v41:
Design alu, start of the top module:
module alu #(
	parameter DATA_WIDTH = 32,
	parameter INST_WIDTH = 4
)(
	input                   i_clk,
	input                   i_rst_n,
	input  [DATA_WIDTH-1:0] i_data_a,
	input  [DATA_WIDTH-1:0] i_data_b,
	input  [INST_WIDTH-1:0] i_inst,
	input                   i_valid,
	output [DATA_WIDTH-1:0] o_data,
	output                  o_overflow,
	output                  o_valid
);
Size in the first run: about 34 flip-flops, roughly 110 I/O pins.
Settings: LEC_CHECK=0, CAP_MARGIN=20, CORE_MARGIN=2, CORE_UTILIZATION=69, CTS_CLUSTER_DIAMETER=375, CTS_CLUSTER_SIZE=97, PLACE_DENSITY=0.42, SETUP_SLACK_MARGIN=-0.85, SLEW_MARGIN=20; clock period 8.59 ns.
run.sh (not shown) runs the stock make flow with config.mk's settings and CLKGATE_MAP_FILE=.
The log for v41 ends in global routing (5_1_grt) with error GRT-0232, so the run never completed.
What v34 does differently from v41 at the input level:
==> flow/config.mk <==
export PLATFORM = sky130hd
export DESIGN_NAME = alu
export DESIGN_NICKNAME = alu
export VERILOG_FILES = /design/flow/design.v
export SDC_FILE = /design/flow/constraint.sdc
export NUM_CORES = 4
export LEC_CHECK = 0
export CAP_MARGIN = 20
export CORE_MARGIN = 2
export CORE_UTILIZATION = 34
export SLEW_MARGIN = 20
==> flow/constraint.sdc <==
create_clock -name core_clock -period 11.8 [get_ports {i_clk}]
set_input_delay 2.3600 -clock core_clock [delete_from_list [all_inputs] [get_ports {i_clk}]]
set_output_delay 2.3600 -clock core_clock [all_outputs]
set_load 0.01 [all_outputs]
### Flow results
- Core utilization at floorplan: v41 and v34 compared, higher one is v41
- The remaining runs in v41 and v34 completed every stage, whereas v41 halted early.
- In the summary table, v41 is marked failed, with error GRT-0232 raised in global routing (5_1_grt).
- When the final numbers for v41 and v34 were put side by side, the placement-stage worst setup slack turned out to be greater in v34.
- Summary of the comparison: die area is higher in v34, relative to v41.
- NOTE horizontal extent of the die v41->v34 increased by more than a quarter
- Measured against each other, v41 and v34 differ in sum of net half-perimeters after detailed placement, the higher figure coming from v41.
- Boundary pin count came out exactly the same in v41 and v34.
Inputs modified between v34 and v21:
-- flow/config.mk --
<<< v34, line 8
export CAP_MARGIN = 20
export CORE_MARGIN = 2
export CORE_UTILIZATION = 34
export SLEW_MARGIN = 20
>>> v21, line 8
export CAP_MARGIN = 20
export CORE_MARGIN = 2
export CORE_UTILIZATION = 68
export SETUP_SLACK_MARGIN = -0.73
export SLEW_MARGIN = 20
==> flow/constraint.sdc <==
create_clock -name core_clock -period 9.42 [get_ports {i_clk}]
set_input_delay 1.8840 -clock core_clock [delete_from_list [all_inputs] [get_ports {i_clk}]]
set_output_delay 1.8840 -clock core_clock [all_outputs]
set_load 0.01 [all_outputs]
Notes after the runs:
Completing all stages was not enough for v21: its layout failed the final checks because of negative setup slack. The total buffers and inverters traversed by the critical path of v21 is lower than that of v34. Going from v34 to v21, total number of tap cells shows a reduction of 763; design area now sits higher; first-iteration DRC count now sits higher. v21 against v34: portion of the layout cell area used by non-clock buffers now larger, met2 demand-to-capacity share in global routing now larger, routed length on met2 now smaller. Compared with v34, v21 degrades wire length of the first global-routing pass.
### v21 -> v37
-- flow/config.mk --
<<< v21, line 8
export CAP_MARGIN = 20
export CORE_MARGIN = 2
export CORE_UTILIZATION = 68
export SETUP_SLACK_MARGIN = -0.73
export SLEW_MARGIN = 20
>>> v37, line 8
export CAP_MARGIN = 20
export CORE_MARGIN = 2
export CORE_UTILIZATION = 61
export CTS_CLUSTER_SIZE = 97
export SLEW_MARGIN = 20
==> flow/constraint.sdc <==
create_clock -name core_clock -period 11.8 [get_ports {i_clk}]
set_input_delay 2.3600 -clock core_clock [delete_from_list [all_inputs] [get_ports {i_clk}]]
set_output_delay 2.3600 -clock core_clock [all_outputs]
set_load 0.01 [all_outputs]
## What came out
v37 | status: complete | timing, DRC, antenna: pass. The utilization reported for v37 is smaller than that of v21 by 15 points. On fraction of synthesized cell area in xor and xnor cells, v21 and v37 are neck and neck. Die area was higher in v37 than in v21. Looking only at delay of the slowest critical-path stage, and setting everything else aside, the lower value of v21 and v37 goes to v21. Changes observed in v37 relative to v21: routed wire length on met3 dropped 6.9 mm; global-route usage dropped 7.7 points. Setup WNS v21 -> v37: better. Per the comparison of v37 with v21, met1 layer wirelength in the final routing has increased.

========
The RTL this note starts from:
==> flow/design.v <==
module alu #(
	parameter DATA_WIDTH = 32,
	parameter INST_WIDTH = 4
)(
	input                   i_clk,
	input                   i_rst_n,
	input  [DATA_WIDTH-1:0] i_data_a,
	input  [DATA_WIDTH-1:0] i_data_b,
	input  [INST_WIDTH-1:0] i_inst,
	input                   i_valid,
	output [DATA_WIDTH-1:0] o_data,
	output                  o_overflow,
	output                  o_valid
);
	reg [DATA_WIDTH - 1:0] o_data_r, o_data_w;
	reg o_overflow_r, o_overflow_w;
	reg o_valid_r, o_valid_w;
	reg [2 * DATA_WIDTH - 1:0] o_mul_temp;
	integer i;
	assign o_data = o_data_r;
	assign o_overflow = o_overflow_r;
	assign o_valid = o_valid_r;
	always @(*) begin
		if (i_valid) begin
			case (i_inst)
				4'd0: begin
					o_data_w = i_data_a + i_data_b;
					if (i_data_a[DATA_WIDTH - 1] && i_data_b[DATA_WIDTH - 1] && ~o_data_w[DATA_WIDTH - 1]) begin
						o_overflow_w = 1;
					end
					else if (~i_data_a[DATA_WIDTH - 1] && ~i_data_b[DATA_WIDTH - 1] && o_data_w[DATA_WIDTH - 1]) begin
						o_overflow_w = 1;
					end
					else begin
						o_overflow_w = 0;
					end
					o_valid_w = 1;
				end
				4'd1: begin
					o_data_w = i_data_a - i_data_b;
					if (~i_data_a[DATA_WIDTH - 1] && i_data_b[DATA_WIDTH - 1] && o_data_w[DATA_WIDTH - 1]) begin
						o_overflow_w = 1;
					end
					else if (i_data_a[DATA_WIDTH - 1] && ~i_data_b[DATA_WIDTH - 1] && ~o_data_w[DATA_WIDTH - 1]) begin
						o_overflow_w = 1;
					end
					else begin
						o_overflow_w = 0;
					end
					o_valid_w = 1;
				end
				4'd2: begin
					o_data_w = i_data_a * i_data_b;
					if ((i_data_a[DATA_WIDTH - 1] == i_data_b[DATA_WIDTH - 1]) && o_data_w[DATA_WIDTH - 1]) begin
						o_overflow_w = 1;
					end
					else if ((i_data_a[DATA_WIDTH - 1] != i_data_b[DATA_WIDTH - 1]) && ~o_data_w[DATA_WIDTH - 1]) begin
						o_overflow_w = 1;
					end
					else begin
						o_overflow_w = 0;
					end
					o_valid_w = 1;
				end
				4'd3: begin
					if (~i_data_a[DATA_WIDTH - 1] && i_data_b[DATA_WIDTH - 1]) begin
						o_data_w = i_data_a;
					end
					else if (i_data_a[DATA_WIDTH - 1] && ~i_data_b[DATA_WIDTH - 1]) begin
						o_data_w = i_data_b;
					end
					else if (i_data_a > i_data_b) begin
						o_data_w = i_data_a;
					end
					else begin
						o_data_w = i_data_b;
					end
					o_overflow_w = 0;
					o_valid_w = 1;
				end
				4'd4: begin
					if (~i_data_a[DATA_WIDTH - 1] && i_data_b[DATA_WIDTH - 1]) begin
						o_data_w = i_data_b;
					end
					else if (i_data_a[DATA_WIDTH - 1] && ~i_data_b[DATA_WIDTH - 1]) begin
						o_data_w = i_data_a;
					end
					else if (i_data_a < i_data_b) begin
						o_data_w = i_data_a;
					end
					else begin
						o_data_w = i_data_b;
					end
					o_overflow_w = 0;
					o_valid_w = 1;
				end
				4'd5: begin
					{o_overflow_w, o_data_w} = i_data_a + i_data_b;
					o_valid_w = 1;
				end
				4'd6: begin
					o_data_w = i_data_a - i_data_b;
					if (i_data_a < i_data_b) begin
						o_overflow_w = 1;
					end
					else begin
						o_overflow_w = 0;
					end
					o_valid_w = 1;
				end
				4'd7: begin
					o_mul_temp = i_data_a * i_data_b;
					o_overflow_w = 0;
					for (i = DATA_WIDTH; i < 2 * DATA_WIDTH; i = i + 1) begin
						if (o_mul_temp[i]) begin
							o_overflow_w = 1;
						end
					end
					o_data_w = o_mul_temp[DATA_WIDTH - 1:0];
					o_valid_w = 1;
				end
				4'd8: begin
					if (i_data_a > i_data_b) begin
						o_data_w = i_data_a;
					end
					else begin
						o_data_w = i_data_b;
					end
					o_overflow_w = 0;
					o_valid_w = 1;
				end
				4'd9: begin
					if (i_data_a < i_data_b) begin
						o_data_w = i_data_a;
					end
					else begin
						o_data_w = i_data_b;
					end
					o_overflow_w = 0;
					o_valid_w = 1;
				end
				4'd10: begin
					o_data_w = i_data_a & i_data_b;
					o_overflow_w = 0;
					o_valid_w = 1;
				end
				4'd11: begin
					o_data_w = i_data_a | i_data_b;
					o_overflow_w = 0;
					o_valid_w = 1;
				end
				4'd12: begin
					o_data_w = (i_data_a & ~i_data_b) | (~i_data_a & i_data_b);
					o_overflow_w = 0;
					o_valid_w = 1;
				end
				4'd13: begin
					o_data_w = ~i_data_a;
					o_overflow_w = 0;
					o_valid_w = 1;
				end
				4'd14: begin
					for (i = 0; i < DATA_WIDTH; i = i + 1) begin
						o_data_w[i] = i_data_a[DATA_WIDTH - 1 - i];
					end
					o_overflow_w = 0;
					o_valid_w = 1;
				end
				default: begin
					o_overflow_w = 0;
					o_data_w = 0;
					o_valid_w = 1;
				end
			endcase
		end
		else begin
			o_overflow_w = 0;
			o_data_w = 0;
			o_valid_w = 0;
		end
	end
	always @(posedge i_clk or negedge i_rst_n) begin
		if (~i_rst_n) begin
			o_data_r <= 0;
			o_overflow_r <= 0;
			o_valid_r <= 0;
		end
		else begin
			o_data_r <= o_data_w;
			o_overflow_r <= o_overflow_w;
			o_valid_r <= o_valid_w;
		end
	end
endmodule
Settings: LEC_CHECK=0, CAP_MARGIN=20, CELL_PAD_IN_SITES_GLOBAL_PLACEMENT=1, CORE_MARGIN=2, CORE_UTILIZATION=57, CTS_CLUSTER_DIAMETER=33, CTS_CLUSTER_SIZE=95, GPL_TIMING_DRIVEN=1, PLACE_DENSITY_LB_ADDON=0.23, SETUP_SLACK_MARGIN=-0.61, SLEW_MARGIN=5, TNS_END_PERCENT=25; clock period 10.9 ns.
The baseline finished but fails on negative setup slack.
Edit:
- CELL_PAD_IN_SITES_GLOBAL_PLACEMENT: 1 -> unset
- CORE_UTILIZATION: 57 -> 40
- CTS_CLUSTER_DIAMETER: 33 -> unset
- CTS_CLUSTER_SIZE: 95 -> unset
- GPL_TIMING_DRIVEN: 1 -> unset
- PLACE_DENSITY_LB_ADDON: 0.23 -> unset
- SETUP_SLACK_MARGIN: -0.61 -> unset
- SLEW_MARGIN: 5 -> 20
- TNS_END_PERCENT: 25 -> unset
- clock period: 10.9 -> 12.0 ns (I/O delays scaled with it)
Outcome: With this change the flow passed the timing, DRC and antenna checks; cell count rises by 2.5%; via count fell by 4.2%; design area shrinks by 3.6%; routed wire length shrinks by 2.3%.
Edit:
- ABC_AREA: unset -> 1
- CAP_MARGIN: 20 -> 10
- CORE_UTILIZATION: 40 -> 68
- CTS_CLUSTER_DIAMETER: unset -> 337
- CTS_CLUSTER_SIZE: unset -> 100
The new run ran to the end with no violations.
Hold slack is worse by 0.29 ns.
Via count increases by 22%.
Final area increases by about 9%.
Worst setup slack is better by 0.50 ns.
Core utilization increases by 27 points.
Routed wire length increases by about 8%.
Edit:
- CORE_UTILIZATION: 68 -> 51
- TNS_END_PERCENT: unset -> 5
Routed wire length came out higher by roughly a tenth.
Maximum frequency barely changes.
Area after synthesis stays the same.
Utilization came out lower by 17 points.
Non-clock buffer count came out higher by 15.
First-iteration DRC count came out lower by about a fifth.
Cell area came out higher slightly.
Global-route usage came out lower by 8.4 points.
Worst hold slack is worse by 0.30 ns.
Edit:
- ABC_AREA: 1 -> unset
- CAP_MARGIN: 10 -> 20
- CORE_ASPECT_RATIO: unset -> 1.58
- CORE_UTILIZATION: 51 -> 40
- CTS_CLUSTER_DIAMETER: 337 -> unset
- CTS_CLUSTER_SIZE: 100 -> unset
- GPL_TIMING_DRIVEN: unset -> 0
- TNS_END_PERCENT: 5 -> unset
- With this change the flow completed and failed the layout checks on negative setup slack
- utilization is lower by 9.3 points
- setup slack is worse by 0.92 ns
- clock-buffer cell count stays the same
- fmax is lower by about 8%
- wire length is higher by about 20%
- die area is higher by about 11%
- non-clock buffer count is higher by 210
- hold slack is better by 0.13 ns
- flip-flop count does not change
Edit:
- ABC_AREA: unset -> 1
- CAP_MARGIN: 20 -> 10
- CORE_ASPECT_RATIO: 1.58 -> unset
- CORE_UTILIZATION: 40 -> 51
- CTS_CLUSTER_DIAMETER: unset -> 337
- CTS_CLUSTER_SIZE: unset -> 48
- GPL_TIMING_DRIVEN: 0 -> unset
- PLACE_DENSITY: unset -> 0.35
Outcome: This time the run finished clean. Via count goes up by 10%. First-iteration DRC count goes up by 16%. Final cell count goes up by about 22%. Routed wire length goes down by 18%. Cell area goes up by about 9%. Global-route usage goes down by 3.9 points. Critical path depth goes up by 3. Clock-buffer cell count goes up by 1. Setup slack improved by 1.7 ns. Utilization goes up by 9.3 points.

========
## sierra
RTL: the design.v shown in full above, as it stands there.
Settings: LEC_CHECK=0, ABC_AREA=1, CAP_MARGIN=20, CELL_PAD_IN_SITES_DETAIL_PLACEMENT=2, CELL_PAD_IN_SITES_GLOBAL_PLACEMENT=2, CORE_MARGIN=2, CORE_UTILIZATION=40, CTS_CLUSTER_DIAMETER=144, MAX_ROUTING_LAYER=met4, MIN_ROUTING_LAYER=met2, SLEW_MARGIN=20; clock period 12.0 ns.
Stage in which a tool error killed sierra: 5_1_grt.
diff inputs: sierra => amber
- a change of CTS_CLUSTER_DIAMETER from 144 to 337
- a deleted CELL_PAD_IN_SITES_GLOBAL_PLACEMENT that had been 2
- an added CTS_CLUSTER_SIZE of 48
- a change of CORE_UTILIZATION from 40 to 29
- a deleted MIN_ROUTING_LAYER that had been met2
- a change of CAP_MARGIN from 20 to 10
- a deleted MAX_ROUTING_LAYER that had been met4
- a deleted CELL_PAD_IN_SITES_DETAIL_PLACEMENT that had been 2
## What came out
- Summary of sierra and amber: one run falls short of a clean finish, namely sierra.
- sierra never completed, since it errored out during 5_1_grt.
- Re synthesized area: no difference whatsoever between amber and sierra.
- Between amber and sierra, the XOR/XNOR share of the synthesized area does not differ in any meaningful way.
- Against sierra, chip height in amber rose by more than 10%.
- NOTE HPWL after detailed placement sierra->amber decreased by more than a quarter
- From sierra to amber, net count after synthesis did not move at all.
- Comparing amber against sierra, there is no change at all in area share of fa/ha/maj cells after synthesis.
- Minimum setup slack after placement: amber higher than sierra
- amber ends up with higher area of the die than sierra does.
- Fraction of synthesis flops using an asynchronous set or reset pin came out exactly the same in amber and sierra.
The inputs of pepper differ from those of amber as listed below.
- CAP_MARGIN: 10 -> 20
- CORE_UTILIZATION: 29 -> 58
- ABC_AREA: 1 -> unset
- CTS_CLUSTER_SIZE: 48 -> unset
- CTS_CLUSTER_DIAMETER: 337 -> unset
- the clock period (ns, I/O delays scaled along): 12.0 -> 6.47
==> comparison <==
- The final report for pepper shows a completed flow and a layout that fails verification, specifically negative setup slack.
- Side by side, worst hold slack turned out lower in pepper than in amber.
- Of amber and pepper, the higher violation count after the first detailed-route iteration belongs to pepper.
- Compared with amber, pepper has less setup slack.
- Diff pepper..amber | share of final layout cell area taken by clock buffers and inverters | negligible
Input changes introduced in willow (baseline for comparison: pepper):
- SETUP_SLACK_MARGIN newly set to 1.91
- CORE_UTILIZATION changed from 58 to 51
==> results <==
Per the comparison of willow with pepper, standard-cell row count climbed 6, non-clock inverter total of the final layout climbed about 0.4%, number of non-clock buffers in the layout dropped 2.0%.
On summed area of non-filler cells in the final layout, willow does worse than pepper.
Minimum hold slack is higher on willow
What the final checks of pepper revealed, after a flow that finished every stage, was a layout that fails on negative setup slack.
From the logs: willow reached the end of the flow and failed the layout checks with negative setup slack.
willow against pepper: total half-perimeter wirelength after legalization and detailed placement increased about 1%; pin count of the biggest net entering global routing -5.
